== oak ==
## PIPELINE
module PIPELINE(input clk,
                input rst,
                input btn,
                input on,
                output [31:0] imem_addr,
                input  [31:0] imem_data,
                output [31:0] dmem_addr,
                output [31:0] dmem_wdata,
                output        dmem_we,
                output        dmem_re,
                input  [31:0] dmem_rdata,
                output        wb_we,
                output [4:0]  wb_reg,
                output [31:0] wb_data);
Size: ~8500 cells after synthesis, ~200 I/O pins, ~0.074 sq mm of cells after synthesis.
Settings: LEC_CHECK=0, ABC_AREA=1, CAP_MARGIN=20, CORE_MARGIN=2, CORE_UTILIZATION=40, GPL_ROUTABILITY_DRIVEN=0, GPL_TIMING_DRIVEN=0, MIN_ROUTING_LAYER=met2, SLEW_MARGIN=35; clock period 6.5 ns.
run.sh (not shown) runs the stock make flow with config.mk's settings and CLKGATE_MAP_FILE=.
Tool error GRT-0116 stopped oak during global routing (5_1_grt); no final results.
Relative to oak, the following input files were edited for pine:
Settings: swapping 40 for 41 in CORE_UTILIZATION; clearing ABC_AREA, which used to be 1; clearing MIN_ROUTING_LAYER, which used to be met2; clearing GPL_ROUTABILITY_DRIVEN, which used to be 0; clearing GPL_TIMING_DRIVEN, which used to be 0; swapping 35 for 20 in SLEW_MARGIN; swapping 6.5 for 6.25 in the clock period (ns, I/O delays scaled along).
==> comparison <==
The flow did not stop early for pine: all stages ran, and the layout cleared the timing, DRC and antenna checks.
pine vs oak: placed wire-length estimate after detailed placement down by more than half
Changes observed in pine relative to oak: register area share after synthesis rose 2.0 points; area of the core region now smaller.
Gate count after technology mapping for pine: about 35% down relative to oak
Cell total in the yosys stat output (pine vs. oak) decreases by more than a quarter
On combined area of all synthesized cells: between pine and oak, it ends up higher for oak.
Input-level comparison between birch and pine:
Settings: swapping 41 for 59 in CORE_UTILIZATION; swapping 6.25 for 3.84 in the clock period (ns, I/O delays scaled along).
==> results <==
Comparing core utilization for birch and pine, the bigger number came from birch. Re cell resize tally after clock tree synthesis: pine was lower than birch. Although birch finished all stages, its layout failed final checks on setup timing. Compared with pine, in birch aggregate routed wire length saw an increase; via count moved up; post-layout minimum cycle time now sits lower; core box area dropped about 30%. Portion of total power attributed to combinational logic, birch and pine: larger value in birch. Between pine and birch, the flow reports number of filler instances in the final layout decreasing by more than a quarter. Of birch and pine, pine shows the lower area growth from synthesis to layout, with birch above it. In the tables for birch and pine, area of the chip reads higher with pine.
Here is what was changed in the inputs of maple compared with birch.
Settings: CORE_UTILIZATION: 59 -> 40; the clock period (ns, I/O delays scaled along): 3.84 -> 6.25.
--- outcome ---
Between maple and birch, utilization is lower for maple, birch comes in above that. Summary of maple over birch: critical path depth saw a decrease; number of cell instances on the worst register-to-register path saw a decrease; global-route total usage across every layer saw a decrease; cell area after placement saw a decrease; chip area saw an increase. maple went all the way through the flow, and no timing, DRC or antenna check failed. maple vs birch, routed wire length went down by about 3.3%.


## v6
Starting RTL as in the previous note.
clock: 9.33 ns
lec_check: 0
cap_margin: 20
cell_pad_in_sites_detail_placement: 1
cell_pad_in_sites_global_placement: 1
core_margin: 2
core_utilization: 49
gpl_routability_driven: 1
gpl_timing_driven: 0
hold_slack_margin: 0.15
max_routing_layer: met4
min_routing_layer: met1
place_density: 0.38
setup_slack_margin: -0.91
slew_margin: 30
v6 went all the way through synthesis, placement and routing and the layout is clean on timing, DRC and antenna.
--- input diff v6..v7 ---
- removing PLACE_DENSITY (formerly 0.38)
- removing GPL_ROUTABILITY_DRIVEN (formerly 1)
- changing SLEW_MARGIN from 30 to 20
- changing CORE_UTILIZATION from 49 to 40
- removing HOLD_SLACK_MARGIN (formerly 0.15)
- removing MIN_ROUTING_LAYER (formerly met1)
- removing MAX_ROUTING_LAYER (formerly met4)
- removing CELL_PAD_IN_SITES_GLOBAL_PLACEMENT (formerly 1)
- removing SETUP_SLACK_MARGIN (formerly -0.91)
- removing GPL_TIMING_DRIVEN (formerly 0)
- removing CELL_PAD_IN_SITES_DETAIL_PLACEMENT (formerly 1)
- changing the clock period (ns, I/O delays scaled along) from 9.33 to 3.47
--- outcome ---
v7 and v6: one clean run, v6; the rest did not finish clean. On flip-flop count, v7 and v6 are basically level. Total power of v7 is higher than that of v6. Compared with v6, number of tap instances in v7 increased by more than 10%. Diff v6 -> v7 | count of cell instances traversed by the critical path | up by more than half.


## run A
PIPELINE again, from the RTL that the note above started with.
==> flow/config.mk <==
export PLATFORM = sky130hd
export DESIGN_NAME = PIPELINE
export DESIGN_NICKNAME = PIPELINE
export VERILOG_FILES = /design/flow/design.v
export SDC_FILE = /design/flow/constraint.sdc
export NUM_CORES = 4
export LEC_CHECK = 0
export CAP_MARGIN = 20
export CELL_PAD_IN_SITES_GLOBAL_PLACEMENT = 1
export CORE_MARGIN = 2
export CORE_UTILIZATION = 36
export CTS_CLUSTER_SIZE = 27
export MAX_ROUTING_LAYER = met4
export PLACE_DENSITY = 0.49
export SETUP_SLACK_MARGIN = 0.42
export SLEW_MARGIN = 20
==> flow/constraint.sdc <==
create_clock -name core_clock -period 3.9 [get_ports {clk}]
set_input_delay 0.7800 -clock core_clock [delete_from_list [all_inputs] [get_ports {clk}]]
set_output_delay 0.7800 -clock core_clock [all_outputs]
set_load 0.01 [all_outputs]
From the logs: run A reached the end of the flow and failed the layout checks with negative setup slack.
--- input diff run A..run B ---
- CELL_PAD_IN_SITES_GLOBAL_PLACEMENT: 1 -> unset
- MAX_ROUTING_LAYER: met4 -> unset
- PLACE_DENSITY: 0.49 -> unset
- CORE_UTILIZATION: 36 -> 59
- SETUP_SLACK_MARGIN: 0.42 -> unset
- CTS_CLUSTER_SIZE: 27 -> 94
- ABC_AREA: unset -> 1
- the clock period (ns, I/O delays scaled along): 3.9 -> 3.01
### Flow results
- The flow for run B finished, though final verification flagged negative setup slack.
- Startpoint of the most critical setup path: MEMORY.mem_wb.mem_Write_reg[4] -> run A, DECODE.id_ex.instrout_2016[2] -> run B
- Taking run A as the reference point, the post-route standard cell area excluding fillers of run B rises by 3.4%.
- Taking run A as the reference, in run B combinational share of cell area fell by 0.50 points; power consumed by the clock network rose by about 16%.
- Slowest library cell on the worst path = dfxtp_2: run B; slowest library cell on the worst path = or4_4: run A
Input changes introduced in run C (baseline for comparison: run B):
- changing CORE_UTILIZATION from 59 to 57
- changing the clock period (ns, I/O delays scaled along) from 3.01 to 3.47
### Flow results
- What the final checks of run C revealed, after a flow that finished every stage, was a layout that fails on negative setup slack.
- Time the worst path needs with I/O delays and setup is higher on run B
- Routed wire length improves in run C relative to run B.
- When run C is set beside run B, its clock network area share turns out to be 0.47 points larger.
- Diff run B -> run C: floorplan core density went down 2.3 points; relative area change from synthesis to final layout moved down; final critical-path share of the clock period fell by 22 points; proportion of total power due to net switching fell 0.68 points; critical path data required time increased 530 ps.
Edits applied to the flow inputs when going from run C to run D:
- CORE_UTILIZATION changed from 57 to 68
- ABC_AREA removed (was 1)
- CTS_CLUSTER_SIZE changed from 94 to 31
- the clock period (ns, I/O delays scaled along) changed from 3.47 to 4.68
==> comparison <==
Run C completed end to end; final checks failed (negative setup slack). The layout from run D, despite a flow that completed every stage, fails the layout checks, with the failing checks listed as negative setup slack. Run C vs run D, main combinational cell family by area after synthesis: AND-OR/OR-AND gates vs multiplexers. Against run C, power after layout in run D fell by more than a quarter. Comparing run D and run C, the higher overall via count from detail_route was measured on run C. Lower part of the power in combinational logic was reported by run D, not run C. Transition time at the pin with the least slew margin in run D is 55 ps higher than in run C. Total negative setup slack, run D and run C: higher on run D. Run D ends up with lower number of cells in the finished layout apart from fillers than run C does. Part of the power in the clock network | run D above run C. Comparing run D and run C, the higher worst setup slack is on run C.


== job 6193 ==
PIPELINE again, from the RTL that the note above started with.
Design PIPELINE, start of the top module:
module PIPELINE(input clk,
                input rst,
                input btn,
                input on,
                output [31:0] imem_addr,
                input  [31:0] imem_data,
                output [31:0] dmem_addr,
                output [31:0] dmem_wdata,
                output        dmem_we,
                output        dmem_re,
                input  [31:0] dmem_rdata,
                output        wb_we,
                output [4:0]  wb_reg,
                output [31:0] wb_data);
clock: 6.5 ns
lec_check: 0
abc_area: 1
cap_margin: 40
cell_pad_in_sites_detail_placement: 1
core_aspect_ratio: 0.57
core_margin: 6
core_utilization: 40
cts_cluster_diameter: 314
gpl_routability_driven: 0
gpl_timing_driven: 0
hold_slack_margin: 0.08
min_routing_layer: met2
place_density_lb_addon: 0.05
setup_slack_margin: -0.48
slew_margin: 35
tns_end_percent: 30
For job 6193, the flow was terminated by a tool error in global routing and produced no final design.
Edits applied to the flow inputs when going from job 6193 to job 1204:
Settings: PLACE_DENSITY_LB_ADDON removed (was 0.05); GPL_TIMING_DRIVEN removed (was 0); HOLD_SLACK_MARGIN removed (was 0.08); SLEW_MARGIN changed from 35 to 20; TNS_END_PERCENT removed (was 30); CTS_CLUSTER_DIAMETER removed (was 314); CAP_MARGIN changed from 40 to 20; CORE_UTILIZATION changed from 40 to 52; CORE_ASPECT_RATIO removed (was 0.57); MIN_ROUTING_LAYER removed (was met2); ABC_AREA removed (was 1); CELL_PAD_IN_SITES_DETAIL_PLACEMENT removed (was 1); GPL_ROUTABILITY_DRIVEN removed (was 0); CORE_MARGIN changed from 6 to 2; SETUP_SLACK_MARGIN removed (was -0.48); the clock period (ns, I/O delays scaled along) changed from 6.5 to 4.15.
==> comparison <==
As for a clean layout from job 1204 and job 6193, there is none.
Finished, but not clean: job 1204, with negative setup slack.
Stage in which a tool error killed job 6193: global routing.
Job 6193 → job 1204: die height moved up, mean instance size in the synthesized netlist moved up, number of buffers added on ports moved up, area after synthesis moved down, chip area moved down.
> inputs changed (job 1204 -> job 5332)
Settings: swapping 52 for 63 in CORE_UTILIZATION; swapping 4.15 for 4.98 in the clock period (ns, I/O delays scaled along).
Results
- | clock latency at the later pin of the worst-skew pair | job 5332 vs job 1204 | ≈ equal |
- Status job 5332: flow complete, layout not clean - negative setup slack
- Re first-pass GRT wire length: job 5332 is 2.0 mm down on job 1204.
- Looking at total power divided by cell area, job 5332 sits 64 nW/um^2 lower than job 1204 does.
Power and IR drop assume default switching activity.
